==> 09-04: inputs <==
// SystolicCore
module SystolicCore(
	input clk,
	input rst,
	input start,
	input mode_conv_mm,
	input isac,
	input isrelu,
	input isbn,
	input [22:0] dfsm_config,
	input all_data_rdy,
	input pe_config_1_1,
	input pe_config_1_2,
	input pe_config_1_3,
	input pe_config_2_1,
	input pe_config_2_2,
	input pe_config_2_3,
	input [7:0] data_horz_1_1,
	input [7:0] data_horz_1_2,
	input [7:0] data_horz_1_3,
	input [7:0] data_horz_2_1,
	input [7:0] data_horz_2_2,
	input [7:0] data_horz_2_3,
	input [7:0] data_obli_1,
	input [7:0] data_obli_2,
	input [7:0] data_obli_3,
	input [7:0] data_obli_4,
	input [7:0] data_obli_5,
	input [7:0] data_obli_6,
	input [15:0] data_bn_1,
	input [15:0] data_bn_2,
	input data_bn_en,
	output data_preread,
	output [7:0] dout_1_1,
	output [7:0] dout_1_2,
	output [7:0] dout_1_3,
	output [7:0] dout_1_4,
	output [7:0] dout_2_1,
	output [7:0] dout_2_2,
	output [7:0] dout_2_3,
	output [7:0] dout_2_4,
	output dout_en_1_1,
	output dout_en_1_2,
	output dout_en_1_3,
	output dout_en_1_4,
	output dout_en_2_1,
	output dout_en_2_2,
	output dout_en_2_3,
	output dout_en_2_4
);
Settings: LEC_CHECK=0, ABC_AREA=1, CAP_MARGIN=20, CORE_MARGIN=2, CORE_UTILIZATION=72, CTS_CLUSTER_SIZE=50, PLACE_DENSITY=0.78, SETUP_SLACK_MARGIN=0.2, SLEW_MARGIN=20; clock period 6.96 ns.
run.sh (not shown) runs the stock make flow with config.mk's settings and CLKGATE_MAP_FILE=.
==> 10-22 (differences from 09-04) <==
Settings changed: ABC_AREA 1 to default, CORE_UTILIZATION 72 to 66, CTS_CLUSTER_SIZE 50 to default, PLACE_DENSITY 0.78 to 0.37, SETUP_SLACK_MARGIN 0.2 to default.
==> flow/constraint.sdc (replaced) <==
create_clock -name core_clock -period 11.8 [get_ports {clk}]
set_input_delay 2.3600 -clock core_clock [delete_from_list [all_inputs] [get_ports {clk}]]
set_output_delay 2.3600 -clock core_clock [all_outputs]
set_load 0.01 [all_outputs]
==> 06-06 (differences from 09-04) <==
==> flow/constraint.sdc (replaced) <==
create_clock -name core_clock -period 6.97 [get_ports {clk}]
set_input_delay 1.3940 -clock core_clock [delete_from_list [all_inputs] [get_ports {clk}]]
set_output_delay 1.3940 -clock core_clock [all_outputs]
set_load 0.01 [all_outputs]
==> results <==
item                                                                                            09-04                                  06-06                    10-22
Mux cell area share                                                                           0.6885%                                0.6885%                   1.852%
X dimension of the die                                                                       385.3 um                               385.3 um                 387.2 um
Worst-case hold path end point                                                 fsm_1.D_dly[1]$_DFF_P_                        fsm_1.D$_DFF_P_   fsm_1.D_dly[1]$_DFF_P_
Crit path largest cell delay                                                                  0.66 ns                                0.68 ns                  0.56 ns
Critical R2R Launch                                             bank_1.p_1_2.data_a_reg[1]$_SDFF_PN0_  bank_1.p_1_2.data_a_reg[0]$_SDFF_PN0_          fsm_1.C$_DFF_P_
Non-clock buffers                                                                                 922                                   1107                      326
HPWL after detailed placement                                                               225900 um                              226900 um                192400 um
Portion of the post-synthesis area used by sequential elements                                 28.10%                                 28.10%                   30.34%
Log Warnings                                                                                       67                                     68                       62
Leakage power figure                                                                         65.29 nW                               66.01 nW                 52.44 nW
Cycle use final                                                                                127.6%                                 134.0%                   98.48%
Power consumed by combinational cells                                                         1.26 mW                                1.29 mW                 0.463 mW
Worst setup path endpoint                                                                 dout_2_1[4]                            dout_2_2[2]              dout_2_3[4]
Number of cells upsized or downsized after cts                                                    548                                    599                        1
Post-Layout Cell Count                                                                         17.03k                                 17.24k                   12.88k
Result of the run                                                          complete, but fails checks             complete, but fails checks  complete, no violations
Reasons for failing layout checks                                                        setup timing                           setup timing                        -

==> inputs of raven <==
SystolicCore again, from the RTL that the note above started with.
Settings: LEC_CHECK=0, ABC_AREA=1, CAP_MARGIN=20, CELL_PAD_IN_SITES_GLOBAL_PLACEMENT=0, CORE_MARGIN=2, CORE_UTILIZATION=71, CTS_CLUSTER_SIZE=77, PLACE_DENSITY_LB_ADDON=0.01, SETUP_SLACK_MARGIN=0.66, SLEW_MARGIN=20, TNS_END_PERCENT=85; clock period 2.25 ns.
==> inputs of sierra, as changes to raven <==
==> flow/config.mk (replaced) <==
export PLATFORM = sky130hd
export DESIGN_NAME = SystolicCore
export DESIGN_NICKNAME = SystolicCore
export VERILOG_FILES = /design/flow/design.v
export SDC_FILE = /design/flow/constraint.sdc
export NUM_CORES = 4
export LEC_CHECK = 0
export ABC_AREA = 1
export CAP_MARGIN = 20
export CORE_MARGIN = 2
export CORE_UTILIZATION = 64
export PLACE_DENSITY = 0.37
export SLEW_MARGIN = 20
==> flow/constraint.sdc (replaced) <==
create_clock -name core_clock -period 9.48 [get_ports {clk}]
set_input_delay 1.8960 -clock core_clock [delete_from_list [all_inputs] [get_ports {clk}]]
set_output_delay 1.8960 -clock core_clock [all_outputs]
set_load 0.01 [all_outputs]
==> comparison table <==
Run status: sierra no timing/DRC/antenna violations; raven aborted with a tool error
Failing step: sierra -; raven 5_1_grt
TritonCTS buffer count: sierra 155; raven 156
Estimated wirelength of the detail-placed design: sierra 225,800 um; raven 258,800 um
Post-CTS sizing: sierra 381; raven 686
Setup bufs post-CTS: sierra 10; raven 211
Synthesized flop and latch total: sierra 1,469; raven 1,469
Number of clock sinks: sierra 1,469; raven 1,469
Top cell type by total area after synthesis: sierra dfxtp_1; raven dfxtp_1
Count of library flops with an enable pin: sierra 0; raven 0
Placement-stage cell area: sierra 112,000 um2; raven 125,100 um2
Synthesis Warnings: sierra 5; raven 5
Overall die area: sierra 166,800 um2; raven 150,500 um2
Post-placement setup slack: sierra -0.8933 ns; raven -4.939 ns
Die Span X: sierra 408.4 um; raven 388.0 um
Multiplexer share of the synthesized area: sierra 0.6885%; raven 0.6885%
Area of the core: sierra 162,600 um2; raven 146,100 um2
Sequential element share of the synthesized area: sierra 28.10%; raven 28.10%
Fraction of registers with async set or reset after synthesis: sierra 0%; raven 0%
Global placer's final weighted congestion: sierra 0.9659; raven 1.014
Io pins: sierra 239; raven 239
Number of buffers inserted by hold repair at cts: sierra 0; raven 1
Instance count after placement with tap cells included: sierra 16.82k; raven 17.84k
Floorplan Utilization: sierra 64.38%; raven 71.65%
Std cell rows: sierra 148; raven 140
Vertical die dimension: sierra 408.4 um; raven 388.0 um

==> inputs of build 86 <==
SystolicCore again, from the RTL that the note above started with.
export LEC_CHECK = 0
export ABC_AREA = 1
export CAP_MARGIN = 20
export CELL_PAD_IN_SITES_GLOBAL_PLACEMENT = 0
export CORE_ASPECT_RATIO = 0.53
export CORE_MARGIN = 2
export CORE_UTILIZATION = 72
export CTS_CLUSTER_SIZE = 75
export PLACE_DENSITY_LB_ADDON = 0.24
export SETUP_SLACK_MARGIN = 0.6
export SLEW_MARGIN = 20
export TNS_END_PERCENT = 85
create_clock -name core_clock -period 6.57 [get_ports {clk}]
==> inputs of trial 20, as changes to build 86 <==
--- a/flow/config.mk
+++ b/flow/config.mk
@@ -10,8 +10,8 @@
 export CELL_PAD_IN_SITES_GLOBAL_PLACEMENT = 0
-export CORE_ASPECT_RATIO = 0.53
 export CORE_MARGIN = 2
 export CORE_UTILIZATION = 72
-export CTS_CLUSTER_SIZE = 75
+export CTS_CLUSTER_SIZE = 74
+export HOLD_SLACK_MARGIN = 0.29
 export PLACE_DENSITY_LB_ADDON = 0.24
-export SETUP_SLACK_MARGIN = 0.6
+export SETUP_SLACK_MARGIN = -0.12
 export SLEW_MARGIN = 20
==> flow/constraint.sdc (replaced) <==
create_clock -name core_clock -period 6.69 [get_ports {clk}]
set_input_delay 1.3380 -clock core_clock [delete_from_list [all_inputs] [get_ports {clk}]]
set_output_delay 1.3380 -clock core_clock [all_outputs]
set_load 0.01 [all_outputs]
==> summary of the runs <==
- Final cell count: build 86 is higher than trial 20 (0.34%).
- Between build 86 and trial 20, the lower sequential share of layout area is in trial 20 (gap 0.059 points).
- Of build 86 and trial 20, build 86 has the higher sequential power (gap about 2%, measured against trial 20).
- Setup slack: trial 20 is better than build 86 (1200 ps).
- Build 86 reached the layout checks and failed them: negative setup slack. Trial 20 finished but failed the layout checks on negative setup slack.
==> figures <==
Share of cell area taken by flip-flops and latches: trial 20 23.9%; build 86 24.0%
Worst-Skew Late Latency: trial 20 810 ps; build 86 820 ps
Final Cell Area: trial 20 123000 um2; build 86 123000 um2
Routed wire length: trial 20 322000 um; build 86 368000 um
Result of the run: trial 20 complete, but fails checks; build 86 complete, but fails checks
Violated checks: trial 20 negative setup slack; build 86 negative setup slack
Router iterations before antenna repair: trial 20 8; build 86 22
FILL cells: trial 20 8101; build 86 7873
Clk power: trial 20 9.11 mW; build 86 8.79 mW
Number of setup buffers added after CTS: trial 20 113; build 86 185
Number of cells on the critical path: trial 20 37; build 86 36

==> run a: inputs <==
Starting RTL as in the previous note.
Settings: LEC_CHECK=0, ABC_AREA=0, CAP_MARGIN=10, CELL_PAD_IN_SITES_GLOBAL_PLACEMENT=2, CORE_MARGIN=2, CORE_UTILIZATION=17, CTS_CLUSTER_SIZE=24, GPL_TIMING_DRIVEN=0, PLACE_DENSITY_LB_ADDON=0.26, SLEW_MARGIN=20, TNS_END_PERCENT=35; clock period 15.5 ns.
==> run b: changes against run a <==
==> flow/config.mk (replaced) <==
export PLATFORM = sky130hd
export DESIGN_NAME = SystolicCore
export DESIGN_NICKNAME = SystolicCore
export VERILOG_FILES = /design/flow/design.v
export SDC_FILE = /design/flow/constraint.sdc
export NUM_CORES = 4
export LEC_CHECK = 0
export CAP_MARGIN = 20
export CORE_MARGIN = 2
export CORE_UTILIZATION = 72
export CTS_CLUSTER_DIAMETER = 346
export CTS_CLUSTER_SIZE = 10
export PLACE_DENSITY = 0.6
export SETUP_SLACK_MARGIN = 1.09
export SLEW_MARGIN = 20
==> flow/constraint.sdc (replaced) <==
create_clock -name core_clock -period 6.57 [get_ports {clk}]
set_input_delay 1.3140 -clock core_clock [delete_from_list [all_inputs] [get_ports {clk}]]
set_output_delay 1.3140 -clock core_clock [all_outputs]
set_load 0.01 [all_outputs]
==> results.cfg <==
; flow metrics
[timing]
rsz0062_at_grt = false
period_used_pct = 94.9

[placed_design]
place_area_um2 = 110000
gp_congestion = 0.837

[detailed_routing]
drtPass1Iterations = 5
dr_wl_met2_um = 190000

[run_status]
status = complete, no violations

[floorplan]
initCoreUtil_pct = 17.1

[clocking]
path_clk_slew_ns = 0.06

[cells_and_area]
clock_area_share_pct = 5.68
n_all_buffers = 596
(the above is from run a)
==> results.cfg <==
; flow metrics
[run_status]
status = failed layout checks
so.violations = setup timing

[timing]
setup_viol = 64
setup_ws_ns = -2.15

[clocking]
path_clk_slew_ns = 0.05

[detailed_routing]
dr_wl_met2_um = 125000

[cells_and_area]
clock_area_share_pct = 3.98
n_all_buffers = 766

[placed_design]
gp_congestion = 0.962
place_area_um2 = 105000
(the above is from run b)
No activity file was given, so power comes from the tool's default toggle rates.
